==> inputs of job 9713 <==
==> flow/design.v <==
`timescale 1ns / 1ps
module magnitude_wrapper(
	input aclk,
	input aresetn,
	input s_i_data_valid,
	output reg s_o_data_ready,
	input [31:0] s_i_data,
	output reg m_o_data_valid,
	input m_i_data_ready,
	output reg [31:0] m_o_data
    );
	reg [31:0] o_data_temp;
	reg [15:0] data_real;
	reg [15:0] data_imag;
	reg start_calc;
	reg ack_calc;
	wire [15:0] in_real = s_i_data[15:0];
	wire [15:0] in_imag = s_i_data[31:16];
	always @ (posedge aclk)
		begin
			if (aresetn == 0) begin
				s_o_data_ready <= 1'b0;
				start_calc <= 1'b0;
			end
			if (ack_calc == 1'b1) begin
				start_calc <= 0;
			end
			if ( (s_i_data_valid == 1'b1) && (ack_calc == 0)) begin
				if (in_real[15] == 1'b1)
					data_real <= ~in_real + 16'd1;
				else
					data_real <= in_real;
				if (in_imag[15] == 1'b1)
					data_imag <= ~in_imag + 16'd1;
				else
					data_imag <= in_imag;
				s_o_data_ready <= 1;
				start_calc <= 1'b1;
			end
		end
	always @ (posedge aclk)
		begin
			if (aresetn == 0) begin
				ack_calc <= 0;
			end
			if (start_calc == 1'b1) begin
				ack_calc <= 1;
				o_data_temp <= data_real*data_real + data_imag*data_imag;
			end
			else begin
				ack_calc <= 0;
			end
		end
	always @ (posedge aclk)
		begin
			if (aresetn == 0) begin
				m_o_data_valid <= 1'b0;
			end
			if (m_i_data_ready == 1'b1) begin
				if (ack_calc == 0) begin
					m_o_data_valid <= 1'b0;
				end
				else begin
					m_o_data_valid <= 1'b1;
					m_o_data <= o_data_temp;
				end
			end
		end
endmodule
==> flow/run.sh <==
#!/bin/bash
# the make line also repeats each setting of config.mk as NAME=value (left out here)
make -C /OpenROAD-flow-scripts/flow DESIGN_CONFIG=/design/flow/config.mk WORK_HOME=/design/flow/orfs CLKGATE_MAP_FILE= finish
==> flow/config.mk <==
export PLATFORM = sky130hd
export DESIGN_NAME = magnitude_wrapper
export DESIGN_NICKNAME = magnitude_wrapper
export VERILOG_FILES = /design/flow/design.v
export SDC_FILE = /design/flow/constraint.sdc
export NUM_CORES = 4
export LEC_CHECK = 0
export ABC_AREA = 1
export CAP_MARGIN = 20
export CORE_ASPECT_RATIO = 0.5
export CORE_MARGIN = 7
export CORE_UTILIZATION = 70
export CTS_CLUSTER_DIAMETER = 310
export CTS_CLUSTER_SIZE = 100
export HOLD_SLACK_MARGIN = 0.06
export PLACE_DENSITY = 0.37
export SLEW_MARGIN = 25
export TNS_END_PERCENT = 15
==> flow/constraint.sdc <==
create_clock -name core_clock -period 10.0 [get_ports {aclk}]
set_input_delay 2.0000 -clock core_clock [delete_from_list [all_inputs] [get_ports {aclk}]]
set_output_delay 2.0000 -clock core_clock [all_outputs]
set_load 0.01 [all_outputs]
==> job 4595 (differences from job 9713) <==
CORE_ASPECT_RATIO = unset   (was 0.5)
CORE_MARGIN = 2   (was 7)
CORE_UTILIZATION = 72   (was 70)
CTS_CLUSTER_DIAMETER = unset   (was 310)
CTS_CLUSTER_SIZE = 93   (was 100)
HOLD_SLACK_MARGIN = unset   (was 0.06)
PLACE_DENSITY = 0.36   (was 0.37)
SLEW_MARGIN = 20   (was 25)
==> flow/constraint.sdc (replaced) <==
create_clock -name core_clock -period 4.23 [get_ports {aclk}]
set_input_delay 0.8460 -clock core_clock [delete_from_list [all_inputs] [get_ports {aclk}]]
set_output_delay 0.8460 -clock core_clock [all_outputs]
set_load 0.01 [all_outputs]
==> job 3792 (differences from job 9713) <==
CORE_ASPECT_RATIO = unset   (was 0.5)
CORE_MARGIN = 2   (was 7)
CORE_UTILIZATION = 72   (was 70)
CTS_CLUSTER_DIAMETER = 383   (was 310)
CTS_CLUSTER_SIZE = 93   (was 100)
HOLD_SLACK_MARGIN = unset   (was 0.06)
PLACE_DENSITY = unset   (was 0.37)
SETUP_SLACK_MARGIN = 1.26   (was unset)
SLEW_MARGIN = 20   (was 25)
==> flow/constraint.sdc (replaced) <==
create_clock -name core_clock -period 5.29 [get_ports {aclk}]
set_input_delay 1.0580 -clock core_clock [delete_from_list [all_inputs] [get_ports {aclk}]]
set_output_delay 1.0580 -clock core_clock [all_outputs]
set_load 0.01 [all_outputs]
==> comparison table <==
Cell Area, Placed: job 9713 0.02052 sq mm; job 4595 0.02274 sq mm; job 3792 0.02265 sq mm
Met2 GRT Util: job 9713 43.82%; job 4595 74.54%; job 3792 73.52%
Global routing usage summed across all routing layers: job 9713 25.90%; job 4595 44.13%; job 3792 43.05%
Number of rows in the core area: job 9713 43; job 4595 60; job 3792 60
Setup repair after global routing missed its margin: job 9713 false; job 4595 true; job 3792 true
Number of iterations in the first detailed-routing pass: job 9713 5; job 4595 7; job 3792 8
Met1 track demand over resource in global routing: job 9713 35.52%; job 4595 45.23%; job 3792 44.57%
Crit path DRT: job 9713 10.13 ns; job 4595 4.36 ns; job 3792 5.42 ns
Run status: job 9713 timing/DRC/antenna clean; job 4595 complete, but fails checks; job 3792 complete, but fails checks
Reasons for failing layout checks: job 9713 -; job 4595 setup timing; job 3792 setup timing
Worst Skew: job 9713 0.01669 ns; job 4595 0.01992 ns; job 3792 0.01706 ns
Count of final setup violators: job 9713 0; job 4595 27; job 3792 26

* * *

==> build 58: inputs <==
Starts from the design.v that is shown in full above.
Settings: LEC_CHECK=0, ABC_AREA=1, CAP_MARGIN=30, CORE_MARGIN=2, CORE_UTILIZATION=72, CTS_CLUSTER_SIZE=73, PLACE_DENSITY=0.43, SETUP_SLACK_MARGIN=-0.36, SLEW_MARGIN=20; clock period 6.46 ns.
run.sh (not shown) runs the stock make flow with config.mk's settings and CLKGATE_MAP_FILE=.
==> build 70: changes against build 58 <==
ABC_AREA = unset   (was 1)
CAP_MARGIN = 20   (was 30)
CTS_CLUSTER_SIZE = 36   (was 73)
PLACE_DENSITY = unset   (was 0.43)
SETUP_SLACK_MARGIN = unset   (was -0.36)
==> flow/constraint.sdc (replaced) <==
create_clock -name core_clock -period 6.92 [get_ports {aclk}]
set_input_delay 1.3840 -clock core_clock [delete_from_list [all_inputs] [get_ports {aclk}]]
set_output_delay 1.3840 -clock core_clock [all_outputs]
set_load 0.01 [all_outputs]
==> trial 21: changes against build 58 <==
ABC_AREA = unset   (was 1)
CORE_UTILIZATION = 22   (was 72)
CTS_CLUSTER_DIAMETER = 256   (was unset)
CTS_CLUSTER_SIZE = 100   (was 73)
PLACE_DENSITY = unset   (was 0.43)
TNS_END_PERCENT = 10   (was unset)
==> flow/constraint.sdc (replaced) <==
create_clock -name core_clock -period 11.4 [get_ports {aclk}]
set_input_delay 2.2800 -clock core_clock [delete_from_list [all_inputs] [get_ports {aclk}]]
set_output_delay 2.2800 -clock core_clock [all_outputs]
set_load 0.01 [all_outputs]
==> trial 86: changes against build 58 <==
ABC_AREA = unset   (was 1)
CORE_ASPECT_RATIO = 0.91   (was unset)
CTS_CLUSTER_SIZE = 22   (was 73)
PLACE_DENSITY = unset   (was 0.43)
PLACE_DENSITY_LB_ADDON = 0.04   (was unset)
==> flow/constraint.sdc (replaced) <==
create_clock -name core_clock -period 14.1 [get_ports {aclk}]
set_input_delay 2.8200 -clock core_clock [delete_from_list [all_inputs] [get_ports {aclk}]]
set_output_delay 2.8200 -clock core_clock [all_outputs]
set_load 0.01 [all_outputs]
==> run notes <==
Item: results of the latest flow run.

- The number of nets handed over by synthesis was about 2400.
- The worst reg2reg path startpoint is data_real[11].
- The depth of the worst register-to-register path is 22.
- After synthesis, the mean cell area works out to around 10 sq um.
- The run finished with no timing, DRC or antenna violations.
- The routed via count is ~12000.
- The arrival time of data at the critical path endpoint is a little over 8000 ps.
- The number of gates resized after CTS was 0.
- Entering global routing, the biggest net connects 34 pins.
Source of the figures above: trial 21

==> run notes <==
Item: results of the latest flow run.

- The startpoint identified for the worst register-to-register timing path is data_real[4].
- The largest net degree at the start of global routing is 35.
- Per STA, the endpoint of the critical path is o_data_temp[31].
- The post-synthesis net count is between 2000 and 2500.
- The per-instance average area after synthesis is between 10 and 15 sq um.
- STA shows the worst reg2reg path with a cell count of 21.
- STA puts the critical path data arrival time at 8250 ps.
- The run finished with no timing, DRC or antenna violations.
- In this run, post-CTS repair resized a total of 0 instances.
Source of the figures above: trial 86

==> run notes <==
Item: results of the latest flow run.

- Logic depth along the worst register-to-register path is recorded as 24.
- For the worst reg-to-reg path, the startpoint reported by OpenROAD is data_real[3].
- The per-instance average area after synthesis is a little under 9 sq um.
- The final count of negative-setup-slack endpoints is 15.
- Setup slack on the critical path of the routed design comes to -134.5 ps.
- The post-synthesis net count is 2846.
- The layout checks failed on negative setup slack.
- The flow ran to the end, but the layout failed its checks.
- For this block, the via count after detailed routing is ~14000.
Source of the figures above: build 58

==> run notes <==
Item: results of the latest flow run.

- Once the clock tree was built, the resizer swapped 83 gates to a different size.
- The report lists the violated layout checks as negative setup slack.
- The final weighted congestion in routability-driven placement is 0.9258.
- When the netlist entered floorplanning its net count stood at between 2000 and 2500.
- The final count of negative-setup-slack endpoints is 11.
- In the per-layer breakdown of the detailed-route log, met1 shows about 15000 um.
- The final setup slack of the worst path is -382.2 ps.
- The flow ran to the end, but the layout failed its checks.
- According to the timing report, the arrival time at the worst endpoint equals roughly 7400 ps.
- The startpoint identified for the worst register-to-register timing path is data_imag[2].
- The routed via count is around 13000.
- Global routing consumed, over all layers together, around 35% of the routing resources.
- The depth of the worst register-to-register path is 23.
- Per the post-synthesis stats, the area per cell is between 10 and 15 sq um.
- The number of synthesized flops with an enable pin is slightly below 100.
Source of the figures above: build 70

